## CPU_6507
module CPU_6507(
	output [12:0] addr_bus,
	output reg [7:0] d_out,
	input [7:0] d_in,
	output reg wenb,
	input clk,
	input rstb,
	input rdy
);
reg [7:0] A;
reg [7:0] X;
reg [7:0] Y;
reg carry;
reg intr_disable;
reg overflow;
reg decimal;
reg [7:0] stack_ptr;
reg negative;
reg zero;
reg [15:0] PC;
reg [15:0] full_addr;
assign addr_bus = full_addr[12:0];
reg [7:0] addr_in_buff;
reg [7:0] I;
reg is_reset;
reg [3:0] phase;
wire [7:0] instr = phase == 1 ? d_in : I;
wire isNOP = instr == 8'hEA;
wire isLoadOrStore = instr[7:6] == 2'b10 && !isNOP && !(
		instr == 8'h90 ||
		instr == 8'hB0 ||
		instr[3:0] == 4'h8 ||
		instr[3:0] == 4'hA
	);
wire isLoad = isLoadOrStore && instr[5];
wire isStore = isLoadOrStore && !instr[5];
wire isJSR = instr == 8'h20;
wire isRTS = instr == 8'h60;
wire isRTI = instr == 8'h40;
wire isTransfer = instr == 8'h98 || instr == 8'hA8 || (instr[3:0] == 4'hA && instr[7:6] == 2'b10);
wire isBranch = instr[4:0] == 5'h10;
wire isJump = instr == 8'h4C || instr == 8'h6C;
wire isStack = ~instr[7] && instr[4:0] == 5'h08;
wire pull = instr[5];
wire isSpecial = (~instr[7] && instr[4:0] == 5'h18) || instr == 8'hB8 || instr == 8'hD8 || instr == 8'hF8;
  ...
export LEC_CHECK = 0
export ABC_AREA = 0
export CAP_MARGIN = 30
export CELL_PAD_IN_SITES_DETAIL_PLACEMENT = 2
export CORE_ASPECT_RATIO = 1.44
export CORE_MARGIN = 9
export CORE_UTILIZATION = 40
export CTS_CLUSTER_DIAMETER = 352
export GPL_ROUTABILITY_DRIVEN = 0
export HOLD_SLACK_MARGIN = 0.05
export MAX_ROUTING_LAYER = met4
export SETUP_SLACK_MARGIN = 0.58
export SLEW_MARGIN = 40
export TNS_END_PERCENT = 10
create_clock -name core_clock -period 6.53 [get_ports {clk}]
run.sh (not shown) runs the stock make flow with config.mk's settings and CLKGATE_MAP_FILE=.
The starting point did not get past global routing.
Change:
- ABC_AREA: 0 -> unset
- CAP_MARGIN: 30 -> 20
- CELL_PAD_IN_SITES_DETAIL_PLACEMENT: 2 -> unset
- CORE_ASPECT_RATIO: 1.44 -> unset
- CORE_MARGIN: 9 -> 2
- CORE_UTILIZATION: 40 -> 64
- CTS_CLUSTER_DIAMETER: 352 -> unset
- GPL_ROUTABILITY_DRIVEN: 0 -> unset
- HOLD_SLACK_MARGIN: 0.05 -> unset
- MAX_ROUTING_LAYER: met4 -> unset
- SETUP_SLACK_MARGIN: 0.58 -> 1.95
- SLEW_MARGIN: 40 -> 20
- TNS_END_PERCENT: 10 -> unset
- clock period: 6.53 -> 6.74 ns (I/O delays scaled with it)
The changed run went through all stages and came out clean; area after synthesis is unchanged; die area drops by 45%; synthesized cell count does not change.
Change:
- CORE_UTILIZATION: 64 -> 68
- SETUP_SLACK_MARGIN: 1.95 -> unset
- clock period: 6.74 -> 9.02 ns (I/O delays scaled with it)
- sequential power drops by a quarter to a third
- non-clock buffer count drops by 123
- area after synthesis does not change
Change:
- ABC_AREA: unset -> 1
- CORE_UTILIZATION: 68 -> 59
- SETUP_SLACK_MARGIN: unset -> 0.33
- clock period: 9.02 -> 4.55 ns (I/O delays scaled with it)
The changed run ended with an error in global routing (GRT-0232).
Synthesized area goes down by 3.1%.
Die area goes up by 11%.
Synthesized cell count goes up by 13%.
Change:
- CTS_CLUSTER_SIZE: unset -> 100
- SETUP_SLACK_MARGIN: 0.33 -> unset
- clock period: 4.55 -> 6.73 ns (I/O delays scaled with it)
Result: With this change the flow ran to the end with no violations. Synthesized area is unchanged. Die size does not change. Synthesized cell count stays the same.
Change:
- ABC_AREA: 1 -> unset
- CORE_UTILIZATION: 59 -> 40
- CTS_CLUSTER_SIZE: 100 -> unset
- SETUP_SLACK_MARGIN: unset -> -0.78
- clock period: 6.73 -> 8.2 ns (I/O delays scaled with it)
The changed run finished with timing, DRC and antenna clean.
Hold slack is better by 0.0048 ns.
Total power decreases by a quarter to a third.
Sequential share of layout area went down by 0.47 points.
Core utilization fell by 21 points.

* * *

Starting RTL as in the previous note.
clock: 2.6 ns
lec_check: 0
abc_area: 1
cap_margin: 20
core_aspect_ratio: 0.5
core_margin: 2
core_utilization: 72
cts_cluster_diameter: 197
cts_cluster_size: 99
place_density: 0.37
setup_slack_margin: 0.61
slew_margin: 20
The first run never finished: it broke off in detailed placement, error DPL-0033.
==> next run, changes <==
- ABC_AREA: 1 -> default
- CORE_ASPECT_RATIO: 0.5 -> default
- CORE_UTILIZATION: 72 -> 40
- CTS_CLUSTER_DIAMETER: 197 -> 400
- PLACE_DENSITY: 0.37 -> default
- SETUP_SLACK_MARGIN: 0.61 -> default
- TNS_END_PERCENT: default -> 15
- clock period: 2.6 -> 9.0 ns (I/O delays scaled with it)
The changed run completed without violations.
Synthesized area goes up by 3.2%.
Die area goes up by 82%.
Synthesized cell count goes down by 11%.
==> next run, changes <==
- CORE_UTILIZATION: 40 -> 68
- CTS_CLUSTER_DIAMETER: 400 -> default
- CTS_CLUSTER_SIZE: 99 -> default
- TNS_END_PERCENT: 15 -> default
- clock period: 9.0 -> 14.3 ns (I/O delays scaled with it)
The changed run finished with timing, DRC and antenna clean.
Via count increases by 5.2%.
Cell count went down by about 9%.
Flip-flop count does not change.
Global-route usage grows by 20 points.
Count of clock-buffer cells in the layout is lower by 2.

* * *

CPU_6507 again, from the RTL that the note above started with.
==> flow/config.mk <==
export PLATFORM = sky130hd
export DESIGN_NAME = CPU_6507
export DESIGN_NICKNAME = CPU_6507
export VERILOG_FILES = /design/flow/design.v
export SDC_FILE = /design/flow/constraint.sdc
export NUM_CORES = 4
export LEC_CHECK = 0
export CAP_MARGIN = 20
export CORE_MARGIN = 2
export CORE_UTILIZATION = 71
export PLACE_DENSITY_LB_ADDON = 0.0
export SETUP_SLACK_MARGIN = 1.95
export SLEW_MARGIN = 20
export TNS_END_PERCENT = 5
==> flow/constraint.sdc <==
create_clock -name core_clock -period 6.74 [get_ports {clk}]
set_input_delay 1.3480 -clock core_clock [delete_from_list [all_inputs] [get_ports {clk}]]
set_output_delay 1.3480 -clock core_clock [all_outputs]
set_load 0.01 [all_outputs]
The starting point never finished: it broke off in 5_1_grt, error GRT-0232.
==> next run, changes <==
--- a/flow/config.mk
+++ b/flow/config.mk
@@ -8,7 +8,4 @@
 export CAP_MARGIN = 20
 export CORE_MARGIN = 2
-export CORE_UTILIZATION = 71
-export PLACE_DENSITY_LB_ADDON = 0.0
-export SETUP_SLACK_MARGIN = 1.95
+export CORE_UTILIZATION = 40
 export SLEW_MARGIN = 20
-export TNS_END_PERCENT = 5
==> flow/constraint.sdc (replaced) <==
create_clock -name core_clock -period 8.2 [get_ports {clk}]
set_input_delay 1.6400 -clock core_clock [delete_from_list [all_inputs] [get_ports {clk}]]
set_output_delay 1.6400 -clock core_clock [all_outputs]
set_load 0.01 [all_outputs]
Effect: The new run finished clean; synthesized area does not change; synthesized cell count stays the same; die size went up by well over a third.
==> next run, changes <==
--- a/flow/config.mk
+++ b/flow/config.mk
@@ -6,6 +6,8 @@
 export NUM_CORES = 4
 export LEC_CHECK = 0
+export ABC_AREA = 1
 export CAP_MARGIN = 20
 export CORE_MARGIN = 2
-export CORE_UTILIZATION = 40
+export CORE_UTILIZATION = 72
+export CTS_CLUSTER_DIAMETER = 95
 export SLEW_MARGIN = 20
==> flow/constraint.sdc (replaced) <==
create_clock -name core_clock -period 4.45 [get_ports {clk}]
set_input_delay 0.8900 -clock core_clock [delete_from_list [all_inputs] [get_ports {clk}]]
set_output_delay 0.8900 -clock core_clock [all_outputs]
set_load 0.01 [all_outputs]
=> The changed run died in 5_1_grt on GRT-0116; synthesized cell count is higher by 13%; die area is lower by 45%; area after synthesis is lower by 3.1%.
==> next run, changes <==
--- a/flow/config.mk
+++ b/flow/config.mk
@@ -6,8 +6,6 @@
 export NUM_CORES = 4
 export LEC_CHECK = 0
-export ABC_AREA = 1
 export CAP_MARGIN = 20
 export CORE_MARGIN = 2
-export CORE_UTILIZATION = 72
-export CTS_CLUSTER_DIAMETER = 95
+export CORE_UTILIZATION = 40
 export SLEW_MARGIN = 20
==> flow/constraint.sdc (replaced) <==
create_clock -name core_clock -period 9.0 [get_ports {clk}]
set_input_delay 1.8000 -clock core_clock [delete_from_list [all_inputs] [get_ports {clk}]]
set_output_delay 1.8000 -clock core_clock [all_outputs]
set_load 0.01 [all_outputs]
The changed run completed without violations; die area climbs by about 80%; synthesized cell count falls by 11%; area after synthesis increases by 3.2%.
Power and IR drop assume default switching activity.
